== R ==
==> flow/design.v (excerpt) <==
module median_calc #(parameter POPSIZE = 100,DATA_WIDTH = 8)(
    input logic clk,
    input logic rst,
    input logic [DATA_WIDTH-1:0] data_in,
    input logic data_rdy,
    output [DATA_WIDTH-1:0] median,
    output data_vld
);
clock: 1.95 ns
lec_check: 0
abc_area: 1
cap_margin: 20
core_aspect_ratio: 0.92
core_margin: 2
core_utilization: 72
place_density: 0.6
slew_margin: 20
run.sh (not shown) runs the stock make flow with config.mk's settings and CLKGATE_MAP_FILE=.
R -> stages 100% | layout checks FAIL | setup timing
[inputs] Q vs R
Settings: a deleted CORE_ASPECT_RATIO that had been 0.92; a deleted ABC_AREA that had been 1; a change of CORE_UTILIZATION from 72 to 16; a change of the clock period (ns, I/O delays scaled along) from 1.95 to 4.57.
## What came out
- Q: routed metal-1 wire length lower than R
- Met2 wire length (Q over R): decrease, about 22%
- Global-route usage in Q is 31 points lower than in R
- Instance count of the mapped netlist: R and Q compared, lower one is Q
- Q vs R: number of rows in the core area up
- Q has completed all stages; timing, DRC and antenna checks passed.
- Diff R -> Q: cell area shows a reduction of 14%; fraction of met1 tracks used by global routing shows a reduction of 41 points.
- Relative to R, sequential share of cell area has increased by 4.3 points in Q.
- In the final design statistics, Q uses fewer standard cells in total than R.


Starting RTL as in the previous note.
make LEC_CHECK=0 CAP_MARGIN=20 CELL_PAD_IN_SITES_DETAIL_PLACEMENT=0 CORE_MARGIN=2 CORE_UTILIZATION=72 CTS_CLUSTER_DIAMETER=360 GPL_ROUTABILITY_DRIVEN=1 GPL_TIMING_DRIVEN=1 MAX_ROUTING_LAYER=met5 SETUP_SLACK_MARGIN=-0.18 SLEW_MARGIN=10 TNS_END_PERCENT=65 finish   # period 3.15 ns
Then changed:
Settings changed: CTS_CLUSTER_DIAMETER 360 to 382, CTS_CLUSTER_SIZE set to 21, HOLD_SLACK_MARGIN set to 0.29, SETUP_SLACK_MARGIN -0.18 to not set, SLEW_MARGIN 10 to 20.
Clock period 3.15 ns to 2.2 ns, I/O delays scaled along.
=> The new run produced a layout that fails on negative setup slack. Sequential power rises by 45%. Hold slack gets worse by 0.17 ns. Critical path depth rises by 1. Global-route usage rises by 0.69 points. Count of clock-buffer cells in the layout falls by 47. Utilization rises by 3.8 points. Setup slack gets worse by 0.65 ns.
Then changed:
Settings changed: CORE_UTILIZATION 72 to 68, HOLD_SLACK_MARGIN 0.29 to not set.
Clock period 2.2 ns to 1.9 ns, I/O delays scaled along.
=> The changed run finished but fails on negative setup slack. Final cell count increases by 9.1%. Routed wire length increases by 35%. Setup slack got worse by 0.33 ns.
Then changed:
Settings changed: CELL_PAD_IN_SITES_DETAIL_PLACEMENT 0 to not set, CORE_UTILIZATION 68 to 58, CTS_CLUSTER_DIAMETER 382 to not set, CTS_CLUSTER_SIZE 21 to not set, GPL_ROUTABILITY_DRIVEN 1 to not set, GPL_TIMING_DRIVEN 1 to not set, MAX_ROUTING_LAYER met5 to not set, PLACE_DENSITY set to 0.6, TNS_END_PERCENT 65 to not set.
Clock period 1.9 ns to 3.33 ns, I/O delays scaled along.
Result: Now the flow went through all stages and came out clean. Utilization falls by 27 points. Routed wire length falls by 30%. Synthesized area is unchanged. Power falls by 55%. Cell count falls by 8.2%. Non-clock buffer count falls by 484. Final area falls by 18%. Worst setup slack gets better by 0.90 ns. Register-to-register slack gets better by 1.3 ns. Die size rises by 17%.


run 1:
median_calc again, from the RTL that the note above started with.
Settings: LEC_CHECK=0, CAP_MARGIN=20, CORE_MARGIN=2, CORE_UTILIZATION=70, CTS_CLUSTER_DIAMETER=359, CTS_CLUSTER_SIZE=30, HOLD_SLACK_MARGIN=0.29, PLACE_DENSITY=0.6, SLEW_MARGIN=20; clock period 1.83 ns.
Run 1 did not finish; the tool stopped in global routing (5_1_grt) with error GRT-0232.
Inputs modified between run 1 and run 2:
Settings: clearing CTS_CLUSTER_SIZE, which used to be 30; clearing HOLD_SLACK_MARGIN, which used to be 0.29; clearing CTS_CLUSTER_DIAMETER, which used to be 359; swapping 70 for 40 in CORE_UTILIZATION; swapping 1.83 for 3.5 in the clock period (ns, I/O delays scaled along).
[summary]
Both conditions hold for run 2: the flow ran to the end and the final layout passed the timing, DRC and antenna checks.
For the worst setup slack before clock tree synthesis, run 2 came in 0.89 ns higher than run 1 did.
Comparing run 1 against run 2, there is no change at all in synthesized chip area reported by yosys.
Summary of the comparison: number of buffers inserted during clock tree synthesis is higher in run 2, relative to run 1.
Compared with run 1, in run 2 total of hold buffers inserted after clock tree synthesis fell 3; number of placed cells counting well taps has decreased.


median_calc again, from the RTL that the note above started with.
// median_calc
module median_calc #(parameter POPSIZE = 100,DATA_WIDTH = 8)(
    input logic clk,
    input logic rst,
    input logic [DATA_WIDTH-1:0] data_in,
    input logic data_rdy,
    output [DATA_WIDTH-1:0] median,
    output data_vld
);
clock: 3.38 ns
lec_check: 0
cap_margin: 20
cell_pad_in_sites_detail_placement: 1
cell_pad_in_sites_global_placement: 2
core_aspect_ratio: 1.31
core_margin: 2
core_utilization: 65
cts_cluster_diameter: 75
gpl_routability_driven: 0
hold_slack_margin: 0.12
max_routing_layer: met4
place_density: 0.6
setup_slack_margin: 0.3
slew_margin: 5
The baseline stopped in global placement without I/O (3_1_place_gp_skip_io) (GPL-0301).
Then changed:
CELL_PAD_IN_SITES_DETAIL_PLACEMENT = default   (was 1)
CELL_PAD_IN_SITES_GLOBAL_PLACEMENT = default   (was 2)
CORE_ASPECT_RATIO = default   (was 1.31)
CORE_UTILIZATION = 55   (was 65)
CTS_CLUSTER_DIAMETER = default   (was 75)
GPL_ROUTABILITY_DRIVEN = default   (was 0)
HOLD_SLACK_MARGIN = default   (was 0.12)
MAX_ROUTING_LAYER = default   (was met4)
SETUP_SLACK_MARGIN = default   (was 0.3)
SLEW_MARGIN = 20   (was 5)
clock period = 2.86 ns   (was 3.38 ns; I/O delays follow)
Effect: The changed run ran to the end with no violations; synthesized cell count is unchanged; die size goes up by 18%; synthesized area stays the same.
Then changed:
CORE_UTILIZATION = 68   (was 55)
CTS_CLUSTER_DIAMETER = 139   (was default)
MAX_ROUTING_LAYER = met4   (was default)
clock period = 3.29 ns   (was 2.86 ns; I/O delays follow)
First-iteration DRC count is higher by a quarter to a third.
Combinational power is lower by about a fifth.
Die size is lower by about a fifth.
Design area is lower by a few percent.
Critical path depth is lower by 8.
Count of clock-buffer cells in the layout is higher by 4.
Via count is higher slightly.
Clock power is lower by about a fifth.
Non-clock buffer count is lower by 85.
Sequential power is lower by about a fifth.
Total power is lower by about a fifth.
Then changed:
CORE_UTILIZATION = 67   (was 68)
CTS_CLUSTER_DIAMETER = 56   (was 139)
MAX_ROUTING_LAYER = default   (was met4)
clock period = 2.41 ns   (was 3.29 ns; I/O delays follow)
The changed run completed without violations.
Total power came out higher by 51%.
Core utilization came out higher by 5.1 points.
Routed wire length came out higher by 5.0%.
Worst setup slack is worse by 0.34 ns.
Non-clock buffer count came out higher by 150.
Sequential power came out higher by 38%.
First-iteration DRC count came out higher by 16%.
Synthesized area is unchanged.
Power and IR drop assume default switching activity.
